==> run M: inputs <==
==> flow/design.v <==
`timescale 1ns / 1ps
module add_sub #(parameter WIDTH = 15)(
input signed [WIDTH:0] a,b,
input sel, 
output signed [WIDTH:0] out
);
wire [WIDTH+1:0] sum;
assign sum = sel?a-b:a+b;
assign out = {sum[WIDTH+1],sum[WIDTH-1:0]};
endmodule
`timescale 1ns / 1ps
module mux #(parameter WIDTH = 15)(
input [WIDTH:0] a,b,
input sel,
output [WIDTH:0]out
);
assign out = sel?b:a;
endmodule
`timescale 1ns / 1ps
module shifter#(parameter WIDTH = 15)(
input signed [WIDTH:0] a,
output signed [WIDTH:0] b,
input m , 
input [3:0] i
);
assign b = m? (a)>>>i :((i!=0)?(a)>>>(i-1):a);
endmodule
`timescale 1ns / 1ps
module rom#(parameter WIDTH = 15)(
input clk,
input sel ,
input [3:0] i,
output [WIDTH:0] rom_out
    );
 reg [WIDTH:0] rom_mem [0:19] ;
 initial begin
 rom_mem[0] =  16'b0000010000000000;
 rom_mem[1] =  16'b0000001000000000;
 rom_mem[2] =  16'b0000000100000000;
 rom_mem[3] =  16'b0000000010000000;
 rom_mem[4] =  16'b0000000001000000;
 rom_mem[5] =  16'b0000000000100000;
 rom_mem[6] =  16'b0000000000010000;
 rom_mem[7] =  16'b0000000000001000;
 rom_mem[8] =  16'b0000000000000100;
 rom_mem[9] =  16'b0000000000000010;
 rom_mem[10] =  16'b0000001000110010;
 rom_mem[11] =  16'b0000000100000110;
 rom_mem[12] =  16'b0000000010000001;
 rom_mem[13] =  16'b0000000001000000;
 rom_mem[14] =  16'b0000000000100000;
 rom_mem[15] =  16'b0000000000010000;
 rom_mem[16] =  16'b0000000000001000;
 rom_mem[17] =  16'b0000000000000100;
 rom_mem[18] =  16'b0000000000000010;
 rom_mem[19] =  16'b0000000000000001;
 end   
 assign rom_out = sel?rom_mem[i+9]:rom_mem[i-1];
endmodule
`timescale 1ns / 1ps
module recon_controlpath(
input clk,reset,
output reg selmx,selmy,selmz,
output reg [3:0]  i
);
reg start;
always @ (posedge clk) begin
    if(reset) begin 
        i <= 0;
        selmx <= 0;
        selmy <= 0;
        selmz <= 0; 
        start <= 1;
    end
    else if(start) begin
        if(i!=0) begin
        selmx <= 1;
        selmy <= 1;
        selmz <= 1; 
        end
        if(i != 10) begin
         i <= i+1;
        end
        else if (i==10) begin
            start <= 0;
            i <= 0;
            selmx <= 0;
            selmy <= 0;
            selmz <= 0; 
        end
    end
end
endmodule
`timescale 1ns / 1ps
module recon_datapath#(parameter WIDTH = 15)(
input clk,
input m,div,
input [WIDTH:0] Xo,Yo,Zo ,
input selmx,selmy,selmz,
output reg [WIDTH:0] Xout,Yout, Zout,
input [WIDTH:0] z_rom,
input [3:0] i
);
wire [WIDTH:0] x_mux, y_mux , z_mux;
wire [WIDTH:0] x_asout, y_asout , z_asout; 
wire [WIDTH:0] x_fout;
mux m_x(Xo , Xout , selmx , x_mux);
mux m_y(Yo , Yout , selmy , y_mux);
mux m_z(Zo , Zout , selmz , z_mux);
reg [WIDTH:0] Xi , Yi , Zi;
wire di = div?(~y_mux[15]):z_mux[15];
always @ (posedge clk) begin 
if(i!=0) begin
    Xout <= x_fout;
    Yout <= y_asout;
    Zout <= z_asout;
end
end
wire [WIDTH:0] x_sft, y_sft; 
shifter shftx(x_mux ,x_sft ,m, i);
shifter shfty(y_mux ,y_sft,m, i);
add_sub X_as(x_mux , y_sft ,di, x_asout);
add_sub Y_as(y_mux , x_sft ,di, y_asout);
add_sub Z_as(z_mux , z_rom ,~(di), z_asout);
mux m_xout(x_mux, x_asout , m , x_fout);
endmodule
`timescale 1ns / 1ps
module recon#(parameter WIDTH = 15)(
input clk,reset,m,div,
input [WIDTH:0] Xo, Yo ,Zo,
output [WIDTH:0] Xout , Yout , Zout,
output [3:0] i
);
wire selmx,selmy,selmz;
wire [WIDTH:0] rom_out ;
recon_datapath dt(clk,m,div,Xo,Yo,Zo,selmx, selmy,selmz,Xout, Yout, Zout ,rom_out, i);
recon_controlpath ct(clk,reset,selmx,selmy,selmz,i);
rom rm(clk,m,i,rom_out);
endmodule
`timescale 1ns / 1ps
module latch#(parameter WIDTH=15)(
input [WIDTH:0] Xout,Yout,Zout,
input [3:0] i,
input clk,reset,
output reg [WIDTH:0] X_H,Y_H,Z_H,
input af_en);
always@(posedge clk) begin
    if(reset) begin
        X_H<=16'b0;
        Y_H<=16'b0;
        Z_H<=16'b0;
    end
    else if(i==10&af_en)begin
        X_H<=16'b0000010011010100;
        Y_H<=16'b0;
        Z_H<=Yout;
    end
end
endmodule
`timescale 1ns / 1ps
module ResetLogic#(parameter WIDTH=15 )(
input ext_reset,
input clk,
output reg reset1,reset2,reset3,complete
);
reg [5:0] counter;
always@(posedge clk)begin
    if(ext_reset) begin
        reset1<=1;
        reset2<=1;
        reset3 <=1;
        complete <= 0;
        counter<=0;
    end
    else if(counter==0)begin
        counter<=counter+1;
        reset1<=0;
    end
    else if(counter==11) begin
        reset2<=0;
        counter <= counter + 1;
    end
    else if (counter == 22) begin 
        reset3 <= 0;
        counter <= counter + 1;
    end
    else if(counter ==33) begin
        complete <= 1;
    end
    else if(counter <34) begin 
        counter <= counter + 1;
    end
end
endmodule
`timescale 1ns / 1ps
module Neuron#(parameter WIDTH=15)(
input [WIDTH:0] Xo,Yo,Zo,
input clk,reset,
output [WIDTH:0] Sin_H,Cos_H,Z, 
output reset3,complete,
output [WIDTH:0] Yout,
input af_en
);
wire reset1,reset2;
wire zz;
assign Z=Yout;
wire[WIDTH:0] Xout,Zout;
wire [3:0] i1,i2;
wire [WIDTH:0] X_H,Y_H,Z_H;
reg [3:0] i1_d;
ResetLogic RL(reset,clk,reset1,reset2,reset3,complete);
recon linear(clk,reset1,1'b0,1'b0,Xo, Yo ,Zo,Xout , Yout , Zout, i1);
always @(posedge clk) i1_d <= i1;
latch l1(Xout,Yout,Zout, i1_d,clk,reset1,X_H,Y_H,Z_H,af_en);
recon hyperbolic(clk,reset2,1'b1,1'b0,X_H,Y_H,Z_H,Cos_H,Sin_H,zz,i2);
endmodule
`timescale 1ns / 1ps
module recon_top_level#(parameter WIDTH = 15)( 
input [WIDTH:0] Xo, Zo , Yo,
input clk,
input ext_reset,
input [1:0] sel,
output [WIDTH:0] mac_out,
output [WIDTH:0] f,
input af_en,
output complete
);
wire [WIDTH:0] z, coshz, sinhz;
wire reset3;
Neuron #(WIDTH)inneuron(Xo,Yo,Zo,clk,ext_reset, sinhz,coshz,z,reset3,complete,mac_out,af_en);
wire sign_z=z[WIDTH];
wire [WIDTH:0]relu ;
assign relu=sign_z?0:z;
wire [WIDTH:0] ez, ez_1;
add_sub #(WIDTH) adder1(coshz, sinhz, sel[0], ez);
add_sub #(WIDTH) adder2(ez, 16'b0000010000000000, sel[0], ez_1);
wire [WIDTH:0] w2,w3;
wire [WIDTH:0] divisor , dividend;
mux  #(WIDTH)m1(ez, coshz, sel[0], w2);
mux #(WIDTH) m2(ez_1, sinhz, sel[0], w3);
wire [WIDTH:0] div_out;
assign divisor =  {w3[15], (w3[14:0]>>2) };
assign dividend = {w2[15], (w2[14:0]>>2) };
wire [WIDTH:0] X_divout,Y_divout;
recon #(WIDTH) r_div(
 clk,reset3,1'b0,1'b1,
divisor, dividend ,16'b0,
 X_divout , Y_divout , div_out
);
assign f=sel[1]?(sel[0]?mac_out:relu):div_out;  
endmodule
==> flow/run.sh <==
#!/bin/bash
# the make line also repeats each setting of config.mk as NAME=value (left out here)
make -C /OpenROAD-flow-scripts/flow DESIGN_CONFIG=/design/flow/config.mk WORK_HOME=/design/flow/orfs CLKGATE_MAP_FILE= finish
==> flow/config.mk <==
export PLATFORM = sky130hd
export DESIGN_NAME = recon_top_level
export DESIGN_NICKNAME = recon_top_level
export VERILOG_FILES = /design/flow/design.v
export SDC_FILE = /design/flow/constraint.sdc
export NUM_CORES = 4
export LEC_CHECK = 0
export ABC_AREA = 0
export CAP_MARGIN = 20
export CELL_PAD_IN_SITES_DETAIL_PLACEMENT = 2
export CORE_ASPECT_RATIO = 1.14
export CORE_MARGIN = 6
export CORE_UTILIZATION = 71
export CTS_CLUSTER_DIAMETER = 291
export GPL_ROUTABILITY_DRIVEN = 0
export HOLD_SLACK_MARGIN = 0.11
export MIN_ROUTING_LAYER = met2
export SETUP_SLACK_MARGIN = 1.63
export SLEW_MARGIN = 40
export TNS_END_PERCENT = 45
==> flow/constraint.sdc <==
create_clock -name core_clock -period 12.9 [get_ports {clk}]
set_input_delay 2.5800 -clock core_clock [delete_from_list [all_inputs] [get_ports {clk}]]
set_output_delay 2.5800 -clock core_clock [all_outputs]
set_load 0.01 [all_outputs]
==> run D (differences from run M) <==
==> flow/config.mk (replaced) <==
export PLATFORM = sky130hd
export DESIGN_NAME = recon_top_level
export DESIGN_NICKNAME = recon_top_level
export VERILOG_FILES = /design/flow/design.v
export SDC_FILE = /design/flow/constraint.sdc
export NUM_CORES = 4
export LEC_CHECK = 0
export CAP_MARGIN = 20
export CORE_MARGIN = 2
export CORE_UTILIZATION = 11
export SLEW_MARGIN = 20
==> flow/constraint.sdc (replaced) <==
create_clock -name core_clock -period 9.1 [get_ports {clk}]
set_input_delay 1.8200 -clock core_clock [delete_from_list [all_inputs] [get_ports {clk}]]
set_output_delay 1.8200 -clock core_clock [all_outputs]
set_load 0.01 [all_outputs]
==> run A (differences from run M) <==
==> flow/config.mk (replaced) <==
export PLATFORM = sky130hd
export DESIGN_NAME = recon_top_level
export DESIGN_NICKNAME = recon_top_level
export VERILOG_FILES = /design/flow/design.v
export SDC_FILE = /design/flow/constraint.sdc
export NUM_CORES = 4
export LEC_CHECK = 0
export ABC_AREA = 1
export CAP_MARGIN = 20
export CORE_ASPECT_RATIO = 0.5
export CORE_MARGIN = 6
export CORE_UTILIZATION = 45
export CTS_CLUSTER_DIAMETER = 246
export CTS_CLUSTER_SIZE = 100
export GPL_ROUTABILITY_DRIVEN = 0
export MIN_ROUTING_LAYER = met1
export PLACE_DENSITY_LB_ADDON = 0.28
export SETUP_SLACK_MARGIN = 0.07
export SLEW_MARGIN = 40
export TNS_END_PERCENT = 35
==> ci_impl_report.md <==
### Yosys + OpenROAD results

| Metric | Value |
|---|---|
| Tool error message | `[ERROR DPL-0033] detailed placement checks failed during check placement.` |
| Status | `aborted with a tool error` |
| Total core area | `27800 um2` |
| Die area | `32700 um2` |
| Exit stage | `3_5_place_dp` |
| Synth cell count leaders | `nand2_1 (293), nor2_1 (223), a21oi_1 (218), o21ai_0 (168), ha_1 (157)` |
The numbers above come from run M.

==> ci_impl_report.md <==
### Yosys + OpenROAD results

| Metric | Value |
|---|---|
| Delay-heaviest family, CP | `simple AND/OR/NAND/NOR gates` |
| DR WL met3 | `2780 um` |
| Status | `finished clean` |
| Total core area | `42300 um2` |
| Slowest-stage cell, CP | `inv_2` |
| Synth cell count leaders | `nand2_1 (722), inv_1 (360), nor2_1 (226), o21ai_0 (213)` |
| Post-synth EDFFs | `144` |
The numbers above come from run A.

==> ci_impl_report.md <==
### Yosys + OpenROAD results

| Metric | Value |
|---|---|
| Peak supply drop | `0.000155 V` |
| Status | `finished clean` |
| Final-layout clock-cell area share | `0.0246` |
| Fin nets | `2751` |
| Synth cell count leaders | `nand2_1 (293), nor2_1 (223), a21oi_1 (218), o21ai_0 (168), ha_1 (157)` |
| Placement Setup Slack | `0.124 ns` |
| Total core area | `183000 um2` |
| Hold Crit Depth | `1` |
| Initial antenna violation count | `14` |
| Die area | `187000 um2` |
| GRT overflow | `0` |
The numbers above come from run D.

